run A:
==> flow/design.v (excerpt) <==
module money_clicker(clk, rst, key_data, key_valid, tick, money, asset, HEX0, HEX1, HEX2, HEX3, HEX4, HEX5);
For scale: about 3400 cells after synthesis, ~150 flip-flops, roughly 100 I/O pins.
make LEC_CHECK=0 ABC_AREA=1 CAP_MARGIN=20 CORE_MARGIN=2 CORE_UTILIZATION=72 CTS_CLUSTER_DIAMETER=238 PLACE_DENSITY=0.35 SETUP_SLACK_MARGIN=5.0 SLEW_MARGIN=20 finish   # period 21.6 ns
run.sh (not shown) runs the stock make flow with config.mk's settings and CLKGATE_MAP_FILE=.
Run A never completed; the flow aborted with a tool error in global routing (5_1_grt).
[inputs] run B vs run A
Settings: CTS_CLUSTER_SIZE newly set to 96; CTS_CLUSTER_DIAMETER removed (was 238); SETUP_SLACK_MARGIN removed (was 5.0); CORE_UTILIZATION changed from 72 to 67; PLACE_DENSITY removed (was 0.35); the clock period (ns, I/O delays scaled along) changed from 21.6 to 31.3.
## What came out
Run B finished every step from synthesis to the final layout, and the layout passed the timing, DRC and antenna checks. Sequential area share after synthesis came out exactly the same in run B and run A. Pre-CTS worst setup slack: run B and run A compared, lower one is run A. On adder-cell area share of the yosys netlist, run B and run A are neck and neck. Going from run A to run B, die width +3.6%; overall die height +3.6%. On placement-stage cell area, run B and run A are basically level. Comparing run B and run A, the lower die size was measured on run A. Area of the mapped netlist came out exactly the same in run B and run A. Standard cell core area came out higher on run B than on run A. Compare run B and run A | placement row count lower: run A.
Relative to run B, the following input files were edited for run C:
Settings: removing CTS_CLUSTER_SIZE (formerly 96); changing CORE_UTILIZATION from 67 to 40; removing ABC_AREA (formerly 1); changing the clock period (ns, I/O delays scaled along) from 31.3 to 24.0.
[summary]
| first-pass GRT wire length | lower: run B |. A slowest library cell on the worst path of sky130_fd_sc_hd__clkdlybuf4s50_1 is what run C shows, while sky130_fd_sc_hd__dfxtp_1 belongs to run B. Run C ends up with a area of the placeable core that is 98% higher than in run B. Comparing run C and run B, distinct cell type count of the synthesized netlist is lower on run B. Delta (run C minus run B): worst setup slack lost 8.30 ns; starting DRC count in detailed routing picked up an extra 12%. Reported for run C and run B, flop count turned out identical to the last digit.
What run D does differently from run C at the input level:
Settings: an added SETUP_SLACK_MARGIN of 3.98; an added CTS_CLUSTER_SIZE of 43; an added PLACE_DENSITY_LB_ADDON of 0.06; a change of CORE_UTILIZATION from 40 to 69; a change of the clock period (ns, I/O delays scaled along) from 24.0 to 19.7.
--- outcome ---
Run D did not run to completion, as it errored out during global routing (5_1_grt).
Number of resized instances in the post-cts repair step was higher in run D than in run C.
Horizontal die dimension in run D is about 23% lower than in run C
In the flow results for run C and run D, the die size is larger on run C.

* * *

Starting RTL as in the previous note.
Settings: LEC_CHECK=0, ABC_AREA=0, CAP_MARGIN=0, CELL_PAD_IN_SITES_GLOBAL_PLACEMENT=1, CORE_ASPECT_RATIO=0.5, CORE_MARGIN=2, CORE_UTILIZATION=33, CTS_CLUSTER_DIAMETER=77, CTS_CLUSTER_SIZE=100, PLACE_DENSITY=0.89, SLEW_MARGIN=5, TNS_END_PERCENT=15; clock period 25.0 ns.
The baseline finished clean.
Rerun with:
==> flow/config.mk (replaced) <==
export PLATFORM = sky130hd
export DESIGN_NAME = money_clicker
export DESIGN_NICKNAME = money_clicker
export VERILOG_FILES = /design/flow/design.v
export SDC_FILE = /design/flow/constraint.sdc
export NUM_CORES = 4
export LEC_CHECK = 0
export CAP_MARGIN = 20
export CORE_MARGIN = 2
export CORE_UTILIZATION = 57
export SLEW_MARGIN = 20
==> flow/constraint.sdc (replaced) <==
create_clock -name core_clock -period 13.9 [get_ports {clk}]
set_input_delay 2.7800 -clock core_clock [delete_from_list [all_inputs] [get_ports {clk}]]
set_output_delay 2.7800 -clock core_clock [all_outputs]
set_load 0.01 [all_outputs]
What happened: This time the run aborted during global routing (5_1_grt) on ODB-0269; synthesized area is unchanged; synthesized cell count does not change; die area goes down by 42%.
Rerun with:
--- a/flow/config.mk
+++ b/flow/config.mk
@@ -9,3 +9,7 @@
 export CORE_MARGIN = 2
-export CORE_UTILIZATION = 57
+export CORE_UTILIZATION = 58
+export CTS_CLUSTER_SIZE = 57
+export PLACE_DENSITY_LB_ADDON = 0.0
+export SETUP_SLACK_MARGIN = 3.98
 export SLEW_MARGIN = 20
+export TNS_END_PERCENT = 35
Result: This time the run finished but fails on capacitance limit, slew limit, setup timing. Synthesized area does not change. Die area fell by 1.7%. Synthesized cell count does not change.
Rerun with:
--- a/flow/config.mk
+++ b/flow/config.mk
@@ -9,7 +9,3 @@
 export CORE_MARGIN = 2
-export CORE_UTILIZATION = 58
-export CTS_CLUSTER_SIZE = 57
-export PLACE_DENSITY_LB_ADDON = 0.0
-export SETUP_SLACK_MARGIN = 3.98
+export CORE_UTILIZATION = 56
 export SLEW_MARGIN = 20
-export TNS_END_PERCENT = 35
==> flow/constraint.sdc (replaced) <==
create_clock -name core_clock -period 24.0 [get_ports {clk}]
set_input_delay 4.8000 -clock core_clock [delete_from_list [all_inputs] [get_ports {clk}]]
set_output_delay 4.8000 -clock core_clock [all_outputs]
set_load 0.01 [all_outputs]
Result: This time the run finished clean; routed wire length goes down by 32%; setup slack gains 9.7 ns; sequential share of layout area goes up by 2.4 points; cell count goes down by about 16%; hold slack barely changes; final area goes down by 22%.

* * *

money_clicker again, from the RTL that the note above started with.
export LEC_CHECK = 0
export ABC_AREA = 1
export CAP_MARGIN = 20
export CORE_MARGIN = 2
export CORE_UTILIZATION = 72
export CTS_CLUSTER_DIAMETER = 238
export CTS_CLUSTER_SIZE = 100
export PLACE_DENSITY_LB_ADDON = 0.08
export SETUP_SLACK_MARGIN = 5.0
export SLEW_MARGIN = 20
create_clock -name core_clock -period 21.6 [get_ports {clk}]
The starting point stopped in global routing (5_1_grt) (GRT-0232).
==> next run, changes <==
ABC_AREA = not set   (was 1)
CORE_UTILIZATION = 66   (was 72)
CTS_CLUSTER_DIAMETER = not set   (was 238)
CTS_CLUSTER_SIZE = not set   (was 100)
PLACE_DENSITY_LB_ADDON = not set   (was 0.08)
SETUP_SLACK_MARGIN = -1.27   (was 5.0)
clock period = 19.3 ns   (was 21.6 ns; I/O delays follow)
Outcome: With this change the flow completed, yet does not pass: setup timing; die size rises by 28%; synthesized cell count goes up by 5.3%; synthesized area went up by 18%.
==> next run, changes <==
CAP_MARGIN = 5   (was 20)
CORE_UTILIZATION = 71   (was 66)
PLACE_DENSITY = 0.65   (was not set)
With this change the flow produced a layout that fails on capacitance limit, slew limit, setup timing.
Final area stays flat.
Non-clock buffer count came out lower by 29.
Routed wire length came out higher by 0.96%.
Die size came out lower by 6.9%.
Critical path depth is unchanged.
Synthesized cell count is unchanged.
Via count came out higher by 1.9%.
Setup slack gets worse by 250 ps.
Hold slack stays flat.

* * *

## v24
money_clicker again, from the RTL that the note above started with.
make LEC_CHECK=0 ABC_AREA=0 CAP_MARGIN=35 CELL_PAD_IN_SITES_GLOBAL_PLACEMENT=1 CORE_ASPECT_RATIO=0.5 CORE_MARGIN=2 CORE_UTILIZATION=33 CTS_CLUSTER_DIAMETER=77 CTS_CLUSTER_SIZE=100 PLACE_DENSITY=0.89 SLEW_MARGIN=5 TNS_END_PERCENT=15 finish   # period 25.0 ns
### v24 -> v17
- CORE_UTILIZATION changed from 33 to 40
- CAP_MARGIN changed from 35 to 20
- TNS_END_PERCENT removed (was 15)
- CORE_ASPECT_RATIO removed (was 0.5)
- PLACE_DENSITY removed (was 0.89)
==> comparison <==
Going from v24 to v17, utilization after layout higher, highest clock rate roughly the same, maximum number of pins on one net before global-route repair lower, met3 track demand over resource in global routing higher. Compared to v24, the router laid down more metal wire for v17. v17 vs v24: worst setup slack up in v17.
For v28, these inputs were changed with respect to v17:
- MIN_ROUTING_LAYER: unset -> met2
- CTS_CLUSTER_SIZE: 100 -> unset
- GPL_ROUTABILITY_DRIVEN: unset -> 1
- TNS_END_PERCENT: unset -> 55
- CORE_UTILIZATION: 40 -> 41
- SETUP_SLACK_MARGIN: unset -> 3.12
- CORE_MARGIN: 2 -> 5
- CTS_CLUSTER_DIAMETER: 77 -> unset
- ABC_AREA: 0 -> 1
- CELL_PAD_IN_SITES_DETAIL_PLACEMENT: unset -> 2
- SLEW_MARGIN: 5 -> 40
- CAP_MARGIN: 20 -> 30
Flow for v28 halted at 5_1_grt, error code DPL-0033. The xor/xnor cell area share of the yosys netlist reported for v28 is greater than that of v17 by 0.32 points. On fraction of the yosys area taken by sequential cells: v28 sits above v17. From v17 to v28 the numbers moved as follows: mean area per synthesized cell decreased by about 11% relative to the old numbers, die area lost 13%, number of gates given a new drive strength after cts +25, synthesized area -15%. The higher number of buffers inserted to repair setup after CTS came out of v28. Number of port buffers came out exactly the same in v17 and v28. [v28 vs v17] adder-cell area share of the yosys netlist: higher in v28.
The inputs of v32 differ from those of v28 as listed below.
- CAP_MARGIN: 30 -> 20
- CELL_PAD_IN_SITES_GLOBAL_PLACEMENT: 1 -> unset
- CORE_UTILIZATION: 41 -> 40
- TNS_END_PERCENT: 55 -> unset
- CORE_MARGIN: 5 -> 2
- SLEW_MARGIN: 40 -> 20
- CELL_PAD_IN_SITES_DETAIL_PLACEMENT: 2 -> unset
- GPL_ROUTABILITY_DRIVEN: 1 -> unset
- ABC_AREA: 1 -> unset
- MIN_ROUTING_LAYER: met2 -> unset
- SETUP_SLACK_MARGIN: 3.12 -> unset
- the clock period (ns, I/O delays scaled along): 25.0 -> 18.0
==> comparison <==
Ran to the end and failed final checks on setup timing: v32. v28 did not finish; a tool error ended it in 5_1_grt. The number of gates resized after CTS in v32 sits 286 above the value recorded for v28. Measured against v32, the total die size of v28 comes out at 0.872 times the reference value. From v28 to v32 the numbers moved as follows: yosys synthesis chip area went up about 18%, height of the die went up by 7.1%.
--- input diff v32..v6 ---
- TNS_END_PERCENT now 5, previously not set
- ABC_AREA now 1, previously not set
- CORE_UTILIZATION now 72, was 40
- CTS_CLUSTER_SIZE now 98, previously not set
- the clock period (ns, I/O delays scaled along) now 14.1, was 18.0
Findings:
v6 did not make it past 5_1_grt, where a tool error ended it.
Layout checks on v32: not met. Flow itself completed; violations: setup timing.
Looking at synthesized cell count, v6 sits 5.0% lower than v32 does.
Vertical extent of the die ends up higher on v32.
v6 vs v32: synthesis area per yosys down
Sort v32 and v6 by die area, descending, and v32 comes first.

* * *

Starting RTL as in the previous note.
// money_clicker
module money_clicker(clk, rst, key_data, key_valid, tick, money, asset, HEX0, HEX1, HEX2, HEX3, HEX4, HEX5);
make LEC_CHECK=0 CAP_MARGIN=25 CORE_ASPECT_RATIO=1.63 CORE_MARGIN=2 CORE_UTILIZATION=20 CTS_CLUSTER_DIAMETER=143 CTS_CLUSTER_SIZE=78 GPL_ROUTABILITY_DRIVEN=1 GPL_TIMING_DRIVEN=0 MAX_ROUTING_LAYER=met5 MIN_ROUTING_LAYER=met2 PLACE_DENSITY_LB_ADDON=0.11 SETUP_SLACK_MARGIN=1.11 SLEW_MARGIN=20 finish   # period 13.3 ns
The starting point reached the layout checks and failed them: setup timing.
Then changed:
--- a/flow/config.mk
+++ b/flow/config.mk
@@ -12 +12 @@
-export CTS_CLUSTER_DIAMETER = 143
+export CTS_CLUSTER_DIAMETER = 94
@@ -18,2 +18,2 @@
-export PLACE_DENSITY_LB_ADDON = 0.11
-export SETUP_SLACK_MARGIN = 1.11
+export PLACE_DENSITY_LB_ADDON = 0.03
+export SETUP_SLACK_MARGIN = 3.89
Result: The changed run produced a layout that fails on setup timing; via count goes up by 0.68%; design area climbs by 4.2%; worst hold slack gets better by 0.0083 ns; clock-buffer cell count does not change.
Then changed:
--- a/flow/config.mk
+++ b/flow/config.mk
@@ -11,2 +11 @@
-export CORE_UTILIZATION = 20
-export CTS_CLUSTER_DIAMETER = 94
+export CORE_UTILIZATION = 72
@@ -15 +13,0 @@
-export GPL_TIMING_DRIVEN = 0
@@ -17,3 +15,2 @@
-export MIN_ROUTING_LAYER = met2
-export PLACE_DENSITY_LB_ADDON = 0.03
-export SETUP_SLACK_MARGIN = 3.89
+export MIN_ROUTING_LAYER = met1
+export SETUP_SLACK_MARGIN = -1.52
==> flow/constraint.sdc (replaced) <==
create_clock -name core_clock -period 14.9 [get_ports {clk}]
set_input_delay 2.9800 -clock core_clock [delete_from_list [all_inputs] [get_ports {clk}]]
set_output_delay 2.9800 -clock core_clock [all_outputs]
set_load 0.01 [all_outputs]
Effect: The changed run aborted during clock tree synthesis (4_1_cts), error DPL-0038; synthesized area does not change; die size falls by well over a third; synthesized cell count stays the same.
Then changed:
--- a/flow/config.mk
+++ b/flow/config.mk
@@ -11 +11 @@
-export CORE_UTILIZATION = 72
+export CORE_UTILIZATION = 65
@@ -16 +16 @@
-export SETUP_SLACK_MARGIN = -1.52
+export SETUP_SLACK_MARGIN = 1.11
==> flow/constraint.sdc (replaced) <==
create_clock -name core_clock -period 18.9 [get_ports {clk}]
set_input_delay 3.7800 -clock core_clock [delete_from_list [all_inputs] [get_ports {clk}]]
set_output_delay 3.7800 -clock core_clock [all_outputs]
set_load 0.01 [all_outputs]
What happened: The new run never finished: it broke off in global routing (5_1_grt) with GRT-0232; die size went up by about 10%; synthesized area is unchanged; synthesized cell count is unchanged.

* * *

## exp/sierra
Starting RTL as in the previous note.
Design money_clicker, start of the top module:
module money_clicker(clk, rst, key_data, key_valid, tick, money, asset, HEX0, HEX1, HEX2, HEX3, HEX4, HEX5);
	input clk;
	input rst;
	input [7:0] key_data;
	input key_valid;
	input tick;
	output [39:0] money;
	output [7:0] asset;
	output [6:0] HEX0, HEX1, HEX2, HEX3, HEX4, HEX5;
	wire [3:0] Millions;
	wire [3:0] HundredThousands;
	wire [3:0] TenThousands;
	wire [3:0] Thousands;
	wire [3:0] Hundreds;
	wire [3:0] Tens;
	wire [3:0] Ones;
	wire click, buy, upgradeClick, one, two, three, four, five, six, seven, eight;
	wire [7:0] prev_data;
	wire selection;
	binaryToBCD convert (money[39:0], Millions[3:0], HundredThousands[3:0], TenThousands[3:0], Thousands[3:0], Hundreds[3:0], Tens[3:0], Ones[3:0]);
	hexDecoder H0(Ones[3:0], HEX0);
	hexDecoder H1(Tens[3:0], HEX1);
	hexDecoder H2(Hundreds[3:0], HEX2);
	hexDecoder H3(Thousands[3:0], HEX3);
	hexDecoder H4(TenThousands[3:0], HEX4);
	hexDecoder H5(HundredThousands[3:0], HEX5);
	prevData prev(clk, rst, key_valid, key_data, prev_data);
	logicController control(clk, rst, key_data, key_valid, click, buy, one, two, three, four, five, six, seven, eight, selection, upgradeClick);
	logicDatapath datapath(clk, rst, tick, money, prev_data, asset, click, buy, upgradeClick, one, two, three, four, five, six, seven, eight);
endmodule
==> flow/config.mk <==
export PLATFORM = sky130hd
export DESIGN_NAME = money_clicker
export DESIGN_NICKNAME = money_clicker
export VERILOG_FILES = /design/flow/design.v
export SDC_FILE = /design/flow/constraint.sdc
export NUM_CORES = 4
export LEC_CHECK = 0
export ABC_AREA = 1
export CAP_MARGIN = 35
export CELL_PAD_IN_SITES_DETAIL_PLACEMENT = 1
export CELL_PAD_IN_SITES_GLOBAL_PLACEMENT = 1
export CORE_MARGIN = 4
export CORE_UTILIZATION = 40
export CTS_CLUSTER_DIAMETER = 86
export CTS_CLUSTER_SIZE = 82
export GPL_ROUTABILITY_DRIVEN = 0
export SLEW_MARGIN = 15
==> flow/constraint.sdc <==
create_clock -name core_clock -period 40.5 [get_ports {clk}]
set_input_delay 8.1000 -clock core_clock [delete_from_list [all_inputs] [get_ports {clk}]]
set_output_delay 8.1000 -clock core_clock [all_outputs]
set_load 0.01 [all_outputs]
## Diff of input files: exp/violet against exp/sierra
- CTS_CLUSTER_SIZE: 82 -> unset
- CELL_PAD_IN_SITES_GLOBAL_PLACEMENT: 1 -> unset
- CORE_UTILIZATION: 40 -> 72
- CELL_PAD_IN_SITES_DETAIL_PLACEMENT: 1 -> unset
- GPL_ROUTABILITY_DRIVEN: 0 -> unset
- SETUP_SLACK_MARGIN: unset -> -1.45
- CAP_MARGIN: 35 -> 0
- SLEW_MARGIN: 15 -> 20
- CORE_MARGIN: 4 -> 2
- CTS_CLUSTER_DIAMETER: 86 -> 209
- the clock period (ns, I/O delays scaled along): 40.5 -> 15.2
## What came out
- To summarise exp/violet: no stage aborted, but the layout did not pass its checks, failing on setup timing.
- Going from exp/sierra to exp/violet, final wirelength grew by more than 10%.
- Changes observed in exp/violet relative to exp/sierra: worst slew margin relative to its limit decreased 14 points; final setup skew essentially unchanged; synthesized area essentially unchanged.
- A worst setup path endpoint of HEX4[5] is what exp/violet shows, while HEX5[0] belongs to exp/sierra.
- Global-route wire length before repair: exp/violet better than exp/sierra
- Setup slack: exp/violet less than exp/sierra
- Comparing exp/violet and exp/sierra, maximum number of pins on one net before global-route repair is higher on exp/violet.
Edits applied to the flow inputs when going from exp/violet to exp/nickel:
- changing CAP_MARGIN from 0 to 20
- removing ABC_AREA (formerly 1)
- removing CTS_CLUSTER_DIAMETER (formerly 209)
- removing SETUP_SLACK_MARGIN (formerly -1.45)
- changing CORE_UTILIZATION from 72 to 40
- changing the clock period (ns, I/O delays scaled along) from 15.2 to 25.0
- The highest layer used for signal routing comes out met5 in one run and met4 in the other, namely in exp/violet and exp/nickel respectively.
- exp/nickel was carried through to the last stage, and its layout satisfied the timing, DRC and antenna checks.
- For the setup TNS after final layout, exp/nickel came in 123010 ps higher than exp/violet did.
diff inputs: exp/nickel => exp/harbor
- CAP_MARGIN changed from 20 to 35
- SLEW_MARGIN changed from 20 to 15
- CELL_PAD_IN_SITES_DETAIL_PLACEMENT newly set to 1
==> comparison <==
On exp/harbor: core occupancy in the finished layout is 0.27 points higher than what exp/nickel gave. From exp/nickel to exp/harbor the numbers moved as follows: register-to-register setup slack decreased by 270 ps relative to the old numbers, total number of vias increased by 970 relative to the old numbers. Compared exp/harbor vs exp/nickel, and final period demand of the worst path is up in exp/harbor. Diff exp/nickel -> exp/harbor: wire length of the first global-routing pass higher; critical path depth has decreased; initial DRC count -17%.
